==> inputs of amber <==
==> flow/design.v <==
module MAC (
  input  wire        clk    ,
  input  wire        rst    ,
  input  wire [ 7:0] a_in   ,
  input  wire [ 7:0] w_in   ,
  input  wire [23:0] sum_in ,
  output reg  [23:0] sum_out,
  output wire [ 7:0] a_out  ,
  output wire [ 7:0] w_out
);
  reg [7:0] a_reg, w_reg;
  wire [23:0] sum    ;
  wire [15:0] product;
  assign product = a_reg * w_reg;
  assign sum     = sum_in + product;
  assign a_out   = a_reg;
  assign w_out   = w_reg;
  always @(posedge clk) begin
    a_reg   <= a_in;
    w_reg   <= w_in;
    sum_out <= sum;
  end
endmodule
module Quantization (
  input  wire [23:0] data_in ,
  output wire [ 7:0] data_out
);
  assign data_out = data_in < 255 ? data_in : 255;
endmodule
module Activation (
  input  wire [7:0] data_in ,
  input  wire [7:0] thresh  ,
  output wire [7:0] data_out
);
  assign data_out = data_in < thresh ? 0 : data_in;
endmodule
module Array #(parameter N = 4) (
  input  wire       clk          ,
  input  wire       rst          ,
  input  wire       start        ,
  input  wire [8*N-1:0] a_in    ,
  input  wire [8*N-1:0] w_in    ,
  output wire [8*N-1:0] y_out   ,
  output wire       ready        ,
  output wire       done
);
  wire [ 7:0] mac_a_in   [0:N-1][0:N-1];
  wire [ 7:0] mac_w_in   [0:N-1][0:N-1];
  wire [23:0] mac_sum_in [0:N-1][0:N-1];
  wire [23:0] mac_sum_out[0:N-1][0:N-1];
  wire [ 7:0] mac_a_out  [0:N-1][0:N-1];
  wire [ 7:0] mac_w_out  [0:N-1][0:N-1];
  wire [7:0] quantization[0:N-1];
  wire [7:0] activation  [0:N-1];
  parameter IDLE         = 2'b00;
  parameter LOAD_WEIGHTS = 2'b01;
  parameter COMPUTE      = 2'b10;
  parameter DONE         = 2'b11;
  reg [ 1:0] state, next_state;
  reg [31:0] counter;
  always @(posedge clk or posedge rst) begin
    if (rst) begin
      state <= IDLE;
    end else begin
      state <= next_state;
    end
  end
  always @(*) begin
    case (state)
      IDLE : begin
        next_state <= start ? LOAD_WEIGHTS : IDLE;
      end
      LOAD_WEIGHTS : begin
        next_state <= counter == N-1 ? COMPUTE : LOAD_WEIGHTS;
      end
      COMPUTE : begin
        next_state <= counter == 4*N-1 ? DONE : COMPUTE;
      end
      DONE : begin
        next_state <= IDLE;
      end
      default : next_state <= IDLE;
    endcase
  end
  assign ready = state == IDLE;
  assign done  = state == DONE;
  always @(posedge clk or posedge rst) begin
    if (rst) begin
      counter <= 0;
    end else begin
      if (state == IDLE) begin
        counter <= 0;
      end else begin
        counter <= counter + 1;
      end
    end
  end
  generate
    for (genvar i = 0; i < N; i = i + 1) begin
      for (genvar j = 0; j < N; j = j + 1) begin
        MAC mac_i_j (
          .clk(clk),
          .rst(rst),
          .a_in(mac_a_in[i][j]),
          .w_in(mac_w_in[i][j]),
          .sum_in(mac_sum_in[i][j]),
          .sum_out(mac_sum_out[i][j]),
          .a_out(mac_a_out[i][j]),
          .w_out(mac_w_out[i][j])
        );
        if (j != N-1) begin
          assign mac_a_in[i][j+1] = mac_a_out[i][j];
        end
        if (i != N-1) begin
          assign mac_sum_in[i+1][j] = mac_sum_out[i][j];
        end
        if (i > 0)
          assign mac_w_in[i][j] = state == LOAD_WEIGHTS ? mac_w_out[i-1][j] : mac_w_out[i][j];
      end
      assign mac_sum_in[0][i] = 0;
      assign mac_a_in[i][0]   = a_in[8*i+:8];
      assign mac_w_in[0][i]   = state == LOAD_WEIGHTS ? w_in[8*i+:8] : mac_w_out[0][i];
    end
  endgenerate
  generate
    for (genvar i = 0; i < N; i = i + 1) begin
      Quantization quantization_i (
        .data_in(mac_sum_out[N-1][i]),
        .data_out(quantization[i])
      );
      Activation activation_i (
        .data_in (quantization[i]),
        .thresh  (10             ),
        .data_out(activation[i]  )
      );
      assign y_out[8*i+:8] = activation[i];
    end
  endgenerate
endmodule
module top #(parameter N = 4) (
  input  wire           clk  ,
  input  wire           rst  ,
  input  wire           start,
  input  wire [8*N-1:0] a_in ,
  input  wire [8*N-1:0] w_in ,
  output wire [8*N-1:0] y_out,
  output wire           ready,
  output wire           done
);
  Array #(.N(N)) dut (
    .clk  (clk  ),
    .rst  (rst  ),
    .start(start),
    .a_in (a_in ),
    .w_in (w_in ),
    .y_out(y_out),
    .ready(ready),
    .done (done )
  );
endmodule
==> flow/run.sh <==
#!/bin/bash
# the make line also repeats each setting of config.mk as NAME=value (left out here)
make -C /OpenROAD-flow-scripts/flow DESIGN_CONFIG=/design/flow/config.mk WORK_HOME=/design/flow/orfs CLKGATE_MAP_FILE= finish
==> flow/config.mk <==
export PLATFORM = sky130hd
export DESIGN_NAME = top
export DESIGN_NICKNAME = top
export VERILOG_FILES = /design/flow/design.v
export SDC_FILE = /design/flow/constraint.sdc
export NUM_CORES = 4
export LEC_CHECK = 0
export CAP_MARGIN = 20
export CORE_MARGIN = 2
export CORE_UTILIZATION = 72
export PLACE_DENSITY = 0.64
export SLEW_MARGIN = 20
==> flow/constraint.sdc <==
create_clock -name core_clock -period 4.07 [get_ports {clk}]
set_input_delay 0.8140 -clock core_clock [delete_from_list [all_inputs] [get_ports {clk}]]
set_output_delay 0.8140 -clock core_clock [all_outputs]
set_load 0.01 [all_outputs]
==> inputs of lagoon, as changes to amber <==
--- a/flow/config.mk
+++ b/flow/config.mk
@@ -7,6 +7,12 @@
 export LEC_CHECK = 0
+export ABC_AREA = 1
 export CAP_MARGIN = 20
+export CELL_PAD_IN_SITES_GLOBAL_PLACEMENT = 2
+export CORE_ASPECT_RATIO = 0.5
 export CORE_MARGIN = 2
-export CORE_UTILIZATION = 72
-export PLACE_DENSITY = 0.64
-export SLEW_MARGIN = 20
+export CORE_UTILIZATION = 17
+export GPL_ROUTABILITY_DRIVEN = 0
+export GPL_TIMING_DRIVEN = 0
+export HOLD_SLACK_MARGIN = 0.21
+export MAX_ROUTING_LAYER = met4
+export SLEW_MARGIN = 5
==> flow/constraint.sdc (replaced) <==
create_clock -name core_clock -period 5.0 [get_ports {clk}]
set_input_delay 1.0000 -clock core_clock [delete_from_list [all_inputs] [get_ports {clk}]]
set_output_delay 1.0000 -clock core_clock [all_outputs]
set_load 0.01 [all_outputs]
==> inputs of indigo, as changes to amber <==
--- a/flow/config.mk
+++ b/flow/config.mk
@@ -7,6 +7,8 @@
 export LEC_CHECK = 0
-export CAP_MARGIN = 20
+export CAP_MARGIN = 15
+export CORE_ASPECT_RATIO = 0.71
 export CORE_MARGIN = 2
 export CORE_UTILIZATION = 72
-export PLACE_DENSITY = 0.64
+export CTS_CLUSTER_SIZE = 90
+export SETUP_SLACK_MARGIN = -0.13
 export SLEW_MARGIN = 20
==> flow/constraint.sdc (replaced) <==
create_clock -name core_clock -period 2.24 [get_ports {clk}]
set_input_delay 0.4480 -clock core_clock [delete_from_list [all_inputs] [get_ports {clk}]]
set_output_delay 0.4480 -clock core_clock [all_outputs]
set_load 0.01 [all_outputs]
==> impl_metrics.tcl <==
# flow metrics
set metrics [dict create \
    hp-start "dut.genblk1[0].genblk1[1].mac_i_j.a_reg[7]" \
    avgSynthCellArea_um2 7.87 \
    warning_count 26 \
    nMultiInputCombCells 4205 \
    crit_buf_inv 4 \
    max_cap_violations 0 \
    status "timing/DRC/antenna clean" \
    reg2reg_depth 17 \
    grt_antenna_before_repair 4 \
    yosysUniqueCellTypes 36 \
    wirelength_mm 146 \
    yosys-top-cells-count "inv_1 (2259), nand2_1 (1821), fa_1 (748)" \
    reg2reg_to "dut.genblk1[2].genblk1[1].mac_i_j.sum_out[13]" \
    cts_setup_buffers 0 \
    buffers 362 \
    seqCellArea_um2 12900 \
    grt_max_degree 49 \
    worst_ep_arrival_time_ps 5250 \
    hold_violations 0 \
]
(the above is from lagoon)
==> impl_metrics.tcl <==
# flow metrics
set metrics [dict create \
    wirelength_mm 158 \
    cts_setup_buffers 111 \
    crit_buf_inv 3 \
    so_faults "setup timing" \
    yosys-top-cells-count "inv_1 (1376), fa_1 (748), and2_1 (645)" \
    status "complete, but fails checks" \
    grt_antenna_before_repair 1 \
    finalWorstSetupSlack_ps -465 \
    reg2reg_to "dut.genblk1[1].genblk1[0].mac_i_j.sum_out[15]" \
    setup_violations 103 \
    worst_ep_arrival_time_ps 5030 \
]
(the above is from amber)
==> impl_metrics.tcl <==
# flow metrics
set metrics [dict create \
    cts_setup_buffers 124 \
    ys_sh_xor_pct 3.10 \
    yosys_warnings 2 \
    async_reset_ff_share_pct 6.29 \
    post_dp_cell_area_um2 64600 \
    place_inst 7488 \
    status "did not finish" \
    io_buffers 100 \
    rows 84 \
    dp_hpwl_mm 101 \
    avgSynthCellArea_um2 9.66 \
    haltStage "5_1_grt" \
    yosys-top-cells-count "inv_1 (1376), fa_1 (748), and2_1 (645)" \
    cts.sinks 572 \
    ys_cells 5579 \
    ys_chip_area_um2 53900 \
    yosysUniqueCellTypes 80 \
    adder_share_pct 42.0 \
    pin_count 101 \
]
(the above is from indigo)
